Design ALU_TOP, start of the top module:
module ALU_TOP #(parameter width = 16)(
    input [width - 1:0] A,
    input [width - 1:0] B,
    input [3:0] ALU_FUN,
    input clk,rst,
    output  [width - 1:0] Arith_OUT,
    output  Carry_OUT,
    output  Arith_Flag,
    output  [width - 1:0] Logic_OUT,
    output  Logic_Flag,
    output  [width - 1:0] CMP_OUT,
    output  CMP_Flag,
    output  [width - 1:0] Shift_OUT,
    output  Shift_Flag
    );
wire [3:0] enables;
decoder d0 (ALU_FUN[3:2],enables);
ARITHMATIC_UNIT #(width) d1 (A,B,ALU_FUN[1:0],clk,rst,enables[3],Arith_OUT,Carry_OUT,Arith_Flag);
Logic_Unit #(width) d2 (A,B,ALU_FUN[1:0],clk,rst,enables[2],Logic_OUT,Logic_Flag);
CMP_Unit #(width) d3 (A,B,ALU_FUN[1:0],clk,rst,enables[1],CMP_OUT,CMP_Flag);
Shift_Unit #(width) d4 (A,B,ALU_FUN[1:0],clk,rst,enables[0],Shift_OUT,Shift_Flag);
endmodule
For scale: about 2100 cells after synthesis, roughly 16000 µm² of cells after synthesis.
Settings: LEC_CHECK=0, CAP_MARGIN=15, CELL_PAD_IN_SITES_GLOBAL_PLACEMENT=1, CORE_ASPECT_RATIO=0.9, CORE_MARGIN=9, CORE_UTILIZATION=70, CTS_CLUSTER_DIAMETER=161, CTS_CLUSTER_SIZE=83, GPL_ROUTABILITY_DRIVEN=0, MAX_ROUTING_LAYER=met5, SETUP_SLACK_MARGIN=5.0, SLEW_MARGIN=20; clock period 29.9 ns.
run.sh (not shown) runs the stock make flow with config.mk's settings and CLKGATE_MAP_FILE=.
The first run aborted during global placement without I/O.
==> next run, changes <==
Settings changed: CAP_MARGIN 15 to 20, CELL_PAD_IN_SITES_GLOBAL_PLACEMENT 1 to unset, CORE_ASPECT_RATIO 0.9 to unset, CORE_MARGIN 9 to 2, CORE_UTILIZATION 70 to 71, CTS_CLUSTER_DIAMETER 161 to unset, CTS_CLUSTER_SIZE 83 to unset, GPL_ROUTABILITY_DRIVEN 0 to unset, MAX_ROUTING_LAYER met5 to unset, PLACE_DENSITY set to 0.36, SETUP_SLACK_MARGIN 5.0 to unset.
Clock period 29.9 ns to 12.0 ns, I/O delays scaled along.
Now the flow did not get past clock tree synthesis. Synthesized cell count stays the same. Die size drops by about a fifth. Area after synthesis does not change.
==> next run, changes <==
Settings changed: CORE_UTILIZATION 71 to 61, PLACE_DENSITY 0.36 to unset, SETUP_SLACK_MARGIN set to 4.88.
Clock period 12.0 ns to 18.1 ns, I/O delays scaled along.
Now the flow ended with an error in global routing on GRT-0232.
Synthesized area stays the same.
Synthesized cell count does not change.
Die area goes up by 16%.

========
ALU_TOP again, from the RTL that the note above started with.
clock: 16.8 ns
lec_check: 0
abc_area: 1
cap_margin: 20
core_margin: 2
core_utilization: 72
place_density_lb_addon: 0.19
slew_margin: 20
The starting point aborted during clock tree synthesis (4_1_cts) (DPL-0038).
Change:
Settings changed: CORE_UTILIZATION 72 to 67, CTS_CLUSTER_SIZE from default to 98, PLACE_DENSITY_LB_ADDON 0.19 to default.
Clock period 16.8 ns to 33.0 ns, I/O delays scaled along.
What happened: This time the run passed the timing, DRC and antenna checks. Synthesized cell count is unchanged. Area after synthesis is unchanged. Die area is higher by a little under a tenth.
Change:
Settings changed: ABC_AREA 1 to default, CELL_PAD_IN_SITES_GLOBAL_PLACEMENT from default to 1, CORE_ASPECT_RATIO from default to 0.54, CORE_MARGIN 2 to 3, CORE_UTILIZATION 67 to 40, CTS_CLUSTER_SIZE 98 to default, GPL_ROUTABILITY_DRIVEN from default to 0, SETUP_SLACK_MARGIN from default to 5.0.
The changed run went through all stages and came out clean.
Hold slack is worse by 0.040 ns.
Via count went up by 2.2%.
Combinational power grows by 22%.
Fmax rises by 0.31%.
Critical path depth falls by 80.
Sequential share of layout area shrinks by 1.0 points.
Wire length increases by 30%.
Flip-flop count stays the same.
Clock-buffer cell count is unchanged.
Change:
Settings changed: CELL_PAD_IN_SITES_GLOBAL_PLACEMENT 1 to 3, CORE_ASPECT_RATIO 0.54 to default, CORE_MARGIN 3 to 4, CTS_CLUSTER_DIAMETER from default to 287, CTS_CLUSTER_SIZE from default to 100, GPL_ROUTABILITY_DRIVEN 0 to default, SETUP_SLACK_MARGIN 5.0 to default, SLEW_MARGIN 20 to 0, TNS_END_PERCENT from default to 5.
Effect: The changed run went through all stages and came out clean; setup slack is worse by 0.63 ns; via count falls by 6.5%; sequential share of layout area rises by 0.74 points; sequential cell count does not change; core utilization falls by 6.5 points; cell count falls by 5.1%; non-clock buffer count falls by 147.

========
The RTL this note starts from:
==> flow/design.v <==
`timescale 1ns / 1ps
module decoder(
    input [1:0] in,
    output reg [3:0] out
    );
    always @(*) begin
        case(in)
            2'b00: out = 4'b1000;
            2'b01: out = 4'b0100;
            2'b10: out = 4'b0010;
            2'b11: out = 4'b0001;
        endcase
    end
endmodule
`timescale 1ns / 1ps
module ARITHMATIC_UNIT #(parameter width = 16)(
    input [width - 1:0] A,
    input [width - 1:0] B,
    input [1:0] ALU_FUN,
    input clk,rst,
    input Arith_Enable,
    output reg [width - 1:0] Arith_OUT,
    output reg Carry_OUT,
    output reg Arith_Flag
    );
    always@(posedge clk or negedge rst) begin
        if (!rst) begin
            Arith_OUT <= 0;
            Arith_Flag <= 0;
            Carry_OUT <= 0;        
        end
        else if (Arith_Enable) begin
            Arith_OUT <= 0;
            Carry_OUT <= 0;
            Arith_Flag <= 1;
            case (ALU_FUN)
                2'b00:
                begin
                    {Carry_OUT,Arith_OUT} <= A+B;
                end
                2'b01:
                begin
                    {Carry_OUT,Arith_OUT} <= A-B;
                end
                2'b10:
                begin
                    {Carry_OUT,Arith_OUT} <= A*B;
                end                
                2'b11:
                begin
                    {Carry_OUT,Arith_OUT} <= (B == 0) ? {1'b0, {width{1'b1}}} : A/B;
                end                
            endcase
        end
        else begin
            Arith_OUT <= 0;
            Arith_Flag <= 0;
            Carry_OUT <= 0;            
        end
    end
endmodule
`timescale 1ns / 1ps
module Logic_Unit #(parameter width = 16)(
    input [width - 1:0] A,
    input [width - 1:0] B,
    input [1:0] ALU_FUN,
    input clk,rst,
    input Logic_Enable,
    output reg [width - 1:0] Logic_OUT,
    output reg Logic_Flag
    );
 always@(posedge clk or negedge rst) begin
        if (!rst) begin
            Logic_OUT <= 0;
            Logic_Flag <= 0;
        end
        else if (Logic_Enable) begin
            Logic_OUT <= 0;
            Logic_Flag <= 1;
            case (ALU_FUN)
                2'b00:
                begin
                    Logic_OUT <= A&B;
                end
                2'b01:
                begin
                    Logic_OUT <= A|B;
                end
                2'b10:
                begin
                    Logic_OUT <= ~(A&B);
                end                
                2'b11:
                begin
                    Logic_OUT <= ~(A|B);
                end                
            endcase
        end
        else begin
            Logic_OUT <= 0;
            Logic_Flag <= 0;
        end
    end
endmodule
`timescale 1ns / 1ps
module CMP_Unit #(parameter width = 16)(
    input [width - 1:0] A,
    input [width - 1:0] B,
    input [1:0] ALU_FUN,
    input clk,rst,
    input CMP_Enable,
    output reg [width - 1:0] CMP_OUT,
    output reg CMP_Flag
    );
always@(posedge clk or negedge rst) begin
        if (!rst) begin
            CMP_OUT <= 0;
            CMP_Flag <= 0;
        end
        else if (CMP_Enable) begin
            CMP_OUT <= 0;
            CMP_Flag <= 1;
            case (ALU_FUN)
                2'b00:
                begin
                    CMP_OUT <= 0;
                end
                2'b01:
                begin
                    CMP_OUT <= (A==B);
                end
                2'b10:
                begin
                    CMP_OUT <= (A>B)? 2:0;
                end                
                2'b11:
                begin
                    CMP_OUT <= (A<B)? 3:0;
                end                
            endcase
        end
        else begin
            CMP_OUT <= 0;
            CMP_Flag <= 0;
        end
    end
endmodule
`timescale 1ns / 1ps
module Shift_Unit #(parameter width = 16)(
    input [width - 1:0] A,
    input [width - 1:0] B,
    input [1:0] ALU_FUN,
    input clk,rst,
    input Shift_Enable,
    output reg [width - 1:0] Shift_OUT,
    output reg Shift_Flag
    );
always@(posedge clk or negedge rst) begin
        if (!rst) begin
            Shift_OUT <= 0;
            Shift_Flag <= 0;
        end
        else if (Shift_Enable) begin
            Shift_OUT <= 0;
            Shift_Flag <= 1;
            case (ALU_FUN)
                2'b00:
                begin
                    Shift_OUT <= A>>1;
                end
                2'b01:
                begin
                    Shift_OUT <= A<<1;
                end
                2'b10:
                begin
                    Shift_OUT <= B>>1;
                end                
                2'b11:
                begin
                    Shift_OUT <= B<<1;
                end                
            endcase
        end
        else begin
            Shift_OUT <= 0;
            Shift_Flag <= 0;
        end
    end
endmodule
`timescale 1ns / 1ps
module ALU_TOP #(parameter width = 16)(
    input [width - 1:0] A,
    input [width - 1:0] B,
    input [3:0] ALU_FUN,
    input clk,rst,
    output  [width - 1:0] Arith_OUT,
    output  Carry_OUT,
    output  Arith_Flag,
    output  [width - 1:0] Logic_OUT,
    output  Logic_Flag,
    output  [width - 1:0] CMP_OUT,
    output  CMP_Flag,
    output  [width - 1:0] Shift_OUT,
    output  Shift_Flag
    );
wire [3:0] enables;
decoder d0 (ALU_FUN[3:2],enables);
ARITHMATIC_UNIT #(width) d1 (A,B,ALU_FUN[1:0],clk,rst,enables[3],Arith_OUT,Carry_OUT,Arith_Flag);
Logic_Unit #(width) d2 (A,B,ALU_FUN[1:0],clk,rst,enables[2],Logic_OUT,Logic_Flag);
CMP_Unit #(width) d3 (A,B,ALU_FUN[1:0],clk,rst,enables[1],CMP_OUT,CMP_Flag);
Shift_Unit #(width) d4 (A,B,ALU_FUN[1:0],clk,rst,enables[0],Shift_OUT,Shift_Flag);
endmodule
==> flow/config.mk <==
export PLATFORM = sky130hd
export DESIGN_NAME = ALU_TOP
export DESIGN_NICKNAME = ALU_TOP
export VERILOG_FILES = /design/flow/design.v
export SDC_FILE = /design/flow/constraint.sdc
export NUM_CORES = 4
export LEC_CHECK = 0
export ABC_AREA = 1
export CAP_MARGIN = 20
export CELL_PAD_IN_SITES_GLOBAL_PLACEMENT = 1
export CORE_MARGIN = 4
export CORE_UTILIZATION = 60
export CTS_CLUSTER_DIAMETER = 287
export CTS_CLUSTER_SIZE = 100
export HOLD_SLACK_MARGIN = 0.3
export SLEW_MARGIN = 0
export TNS_END_PERCENT = 5
==> flow/constraint.sdc <==
create_clock -name core_clock -period 33.0 [get_ports {clk}]
set_input_delay 6.6000 -clock core_clock [delete_from_list [all_inputs] [get_ports {clk}]]
set_output_delay 6.6000 -clock core_clock [all_outputs]
set_load 0.01 [all_outputs]
The first run completed with no timing, DRC or antenna violations.
Rerun with:
Settings changed: ABC_AREA 1 to unset, CELL_PAD_IN_SITES_GLOBAL_PLACEMENT 1 to unset, CORE_MARGIN 4 to 2, CORE_UTILIZATION 60 to 59, CTS_CLUSTER_DIAMETER 287 to unset, CTS_CLUSTER_SIZE 100 to unset, HOLD_SLACK_MARGIN 0.3 to unset, SLEW_MARGIN 0 to 20, TNS_END_PERCENT 5 to unset.
Clock period 33.0 ns to 18.1 ns, I/O delays scaled along.
Result: Now the flow produced a layout that fails on setup timing. Die size goes down by 2.3%. Power rose by about 140%. Via count goes up by about 33%. Design area grows by 27%. Flip-flop count does not change. Setup slack is worse by 14 ns. Wire length came out higher by 54%.
Rerun with:
Settings changed: CORE_UTILIZATION 59 to 40.
Clock period 18.1 ns to 32.5 ns, I/O delays scaled along.
What happened: Now the flow produced a clean layout. Hold slack improves by 2.9 ns. Total power shrinks by 52%. Wire length went down by 24%. Combinational power shrinks by 54%. Non-clock buffer count goes down by 375.
Rerun with:
Settings changed: CORE_UTILIZATION 40 to 68, HOLD_SLACK_MARGIN set to -0.09, SETUP_SLACK_MARGIN set to -1.65.
Clock period 32.5 ns to 30.1 ns, I/O delays scaled along.
Effect:
- With this change the flow ran to the end with violations: setup timing
- count of clock-buffer cells in the layout grows by 1
- setup slack gets worse by 4.3 ns
- routed wire length grows by 22%
- non-clock buffer count grows by 235
Power is estimated from default activity; no workload was simulated.
